==> delta <==
==> flow/design.v <==
module vedic_mult8_reg (
  input  wire        clk,
  input  wire [7:0]  a,
  input  wire [7:0]  b,
  output reg  [15:0] p
);
  reg  [7:0]  a_q, b_q;
  wire [15:0] prod;
  bit_8_vedic u_mult (.in1(a_q), .in2(b_q), .out(prod));
  always @(posedge clk) begin
    a_q <= a;
    b_q <= b;
    p   <= prod;
  end
endmodule

`timescale 1ns / 1ps
module bit_2_vedic(in1,in2,out);
input [1:0] in1,in2;
output [3:0] out;
wire pp1,pp2,pp3,pp4;
assign pp1=in1[0]&in2[0];
assign pp2=in1[1]&in2[0];
assign pp3=in1[0]&in2[1];
assign pp4=in1[1]&in2[1];
assign out=pp1+{pp2,1'b0}+{pp3,1'b0}+{pp4,2'b00};
endmodule
`timescale 1ns / 1ps
module bit_4_vedic(in1,in2,out);
input [3:0] in1,in2;
output [7:0] out;
wire [3:0] pp1,pp2,pp3,pp4;
bit_2_vedic b1(in1[1:0],in2[1:0],pp1);
bit_2_vedic b2(in1[1:0],in2[3:2],pp2);
bit_2_vedic b3(in1[3:2],in2[1:0],pp3);
bit_2_vedic b4(in1[3:2],in2[3:2],pp4);
assign out=pp1+{pp2,2'b00}+{pp3,2'b00}+{pp4,4'b0000};
endmodule
`timescale 1ns / 1ps
module bit_8_vedic(in1,in2,out);
input [7:0] in1,in2;
output [15:0] out;
wire [7:0] pp1,pp2,pp3,pp4;
bit_4_vedic a1(in1[3:0],in2[3:0],pp1);
bit_4_vedic a2(in1[3:0],in2[7:4],pp2);
bit_4_vedic a3(in1[7:4],in2[3:0],pp3);
bit_4_vedic a4(in1[7:4],in2[7:4],pp4);
assign out=pp1+{pp2,4'b0000}+{pp3,4'b0000}+{pp4,8'b00000000};
endmodule
==> flow/run.sh <==
#!/bin/bash
# the make line also repeats each setting of config.mk as NAME=value (left out here)
make -C /OpenROAD-flow-scripts/flow DESIGN_CONFIG=/design/flow/config.mk WORK_HOME=/design/flow/orfs CLKGATE_MAP_FILE= finish
==> flow/config.mk <==
export PLATFORM = sky130hd
export DESIGN_NAME = vedic_mult8_reg
export DESIGN_NICKNAME = vedic_mult8_reg
export VERILOG_FILES = /design/flow/design.v
export SDC_FILE = /design/flow/constraint.sdc
export NUM_CORES = 4
export LEC_CHECK = 0
export CAP_MARGIN = 35
export CORE_MARGIN = 2
export CORE_UTILIZATION = 72
export CTS_CLUSTER_DIAMETER = 217
export CTS_CLUSTER_SIZE = 40
export GPL_ROUTABILITY_DRIVEN = 1
export GPL_TIMING_DRIVEN = 1
export HOLD_SLACK_MARGIN = 0.04
export SETUP_SLACK_MARGIN = -0.09
export SLEW_MARGIN = 20
==> flow/constraint.sdc <==
create_clock -name core_clock -period 1.97 [get_ports {clk}]
set_input_delay 0.3940 -clock core_clock [delete_from_list [all_inputs] [get_ports {clk}]]
set_output_delay 0.3940 -clock core_clock [all_outputs]
set_load 0.01 [all_outputs]
==> amber (differences from delta) <==
- ABC_AREA: not set -> 0
- CORE_MARGIN: 2 -> 7
- CORE_UTILIZATION: 72 -> 53
- CTS_CLUSTER_DIAMETER: 217 -> 331
- CTS_CLUSTER_SIZE: 40 -> 100
- HOLD_SLACK_MARGIN: 0.04 -> not set
- SETUP_SLACK_MARGIN: -0.09 -> not set
- TNS_END_PERCENT: not set -> 35
==> flow/constraint.sdc (replaced) <==
create_clock -name core_clock -period 3.42 [get_ports {clk}]
set_input_delay 0.6840 -clock core_clock [delete_from_list [all_inputs] [get_ports {clk}]]
set_output_delay 0.6840 -clock core_clock [all_outputs]
set_load 0.01 [all_outputs]
==> ember (differences from delta) <==
- ABC_AREA: not set -> 1
- CTS_CLUSTER_DIAMETER: 217 -> 221
- CTS_CLUSTER_SIZE: 40 -> 14
- GPL_ROUTABILITY_DRIVEN: 1 -> not set
- GPL_TIMING_DRIVEN: 1 -> not set
- HOLD_SLACK_MARGIN: 0.04 -> not set
- SETUP_SLACK_MARGIN: -0.09 -> -0.32
==> flow/constraint.sdc (replaced) <==
create_clock -name core_clock -period 4.4 [get_ports {clk}]
set_input_delay 0.8800 -clock core_clock [delete_from_list [all_inputs] [get_ports {clk}]]
set_output_delay 0.8800 -clock core_clock [all_outputs]
set_load 0.01 [all_outputs]
==> sierra (differences from delta) <==
- CAP_MARGIN: 35 -> 15
- CORE_MARGIN: 2 -> 4
- CORE_UTILIZATION: 72 -> 17
- CTS_CLUSTER_DIAMETER: 217 -> 278
- CTS_CLUSTER_SIZE: 40 -> not set
- GPL_TIMING_DRIVEN: 1 -> 0
- MAX_ROUTING_LAYER: not set -> met4
- SETUP_SLACK_MARGIN: -0.09 -> not set
==> flow/constraint.sdc (replaced) <==
create_clock -name core_clock -period 3.42 [get_ports {clk}]
set_input_delay 0.6840 -clock core_clock [delete_from_list [all_inputs] [get_ports {clk}]]
set_output_delay 0.6840 -clock core_clock [all_outputs]
set_load 0.01 [all_outputs]
==> results <==
quantity                                                                      sierra                              delta                     amber                     ember
Result of the run                                           finished with violations             stopped before the end  finished with violations    stopped before the end
Stage where the flow stopped                                                       -  detailed placement (3_5_place_dp)                         -  global routing (5_1_grt)
Reasons for failing layout checks                               negative setup slack                                  -      negative setup slack                         -
Final clock-cell share                                                        0.0391                                  -                    0.0287                         -
Count of instances resized after the clock tree is built                          24                                  -                        10                        46
Number of hold-slack violations in the final timing report                         0                                  -                         0                         -
Critical path class                                                          reg2reg                                  -                   reg2reg                         -
H-tree depth reported by CTS                                                       2                                  -                         2                         2
Placeable core area                                                      18,800 um^2                          4350 um^2                 5920 um^2                 4660 um^2
Endpoint of the worst hold-timing path                                          p[0]                                  -                      p[0]                         -
Cell type of the slowest stage on the worst timing path                         fa_2                                  -                      fa_2                         -
Combinational fraction of design power                                         0.639                                  -                     0.666                         -
Area fraction in xor and xnor cells                                           0.0621                             0.0621                    0.0621                    0.0532
Master cell of the clock root buffer                                       clkbuf_16                                  -                  clkbuf_8                  clkbuf_8
Part of the power in the clock network                                         0.189                                  -                     0.150                         -
Launching instance or port of the critical path                               a_q[1]                                  -                    a_q[0]                         -
Worst R2R Start                                                               a_q[1]                                  -                    a_q[0]                         -
Deepest clock path buffer count                                                    2                                  -                         2                         2
Area of the mapped netlist                                                 3250 um^2                          3250 um^2                 3250 um^2                 3440 um^2
Site Rows                                                                         50                                 24                        28                        25
Power attributed to combinational cells                                      1.88 mW                                  -                   1.83 mW                         -
Power and IR drop assume default switching activity.
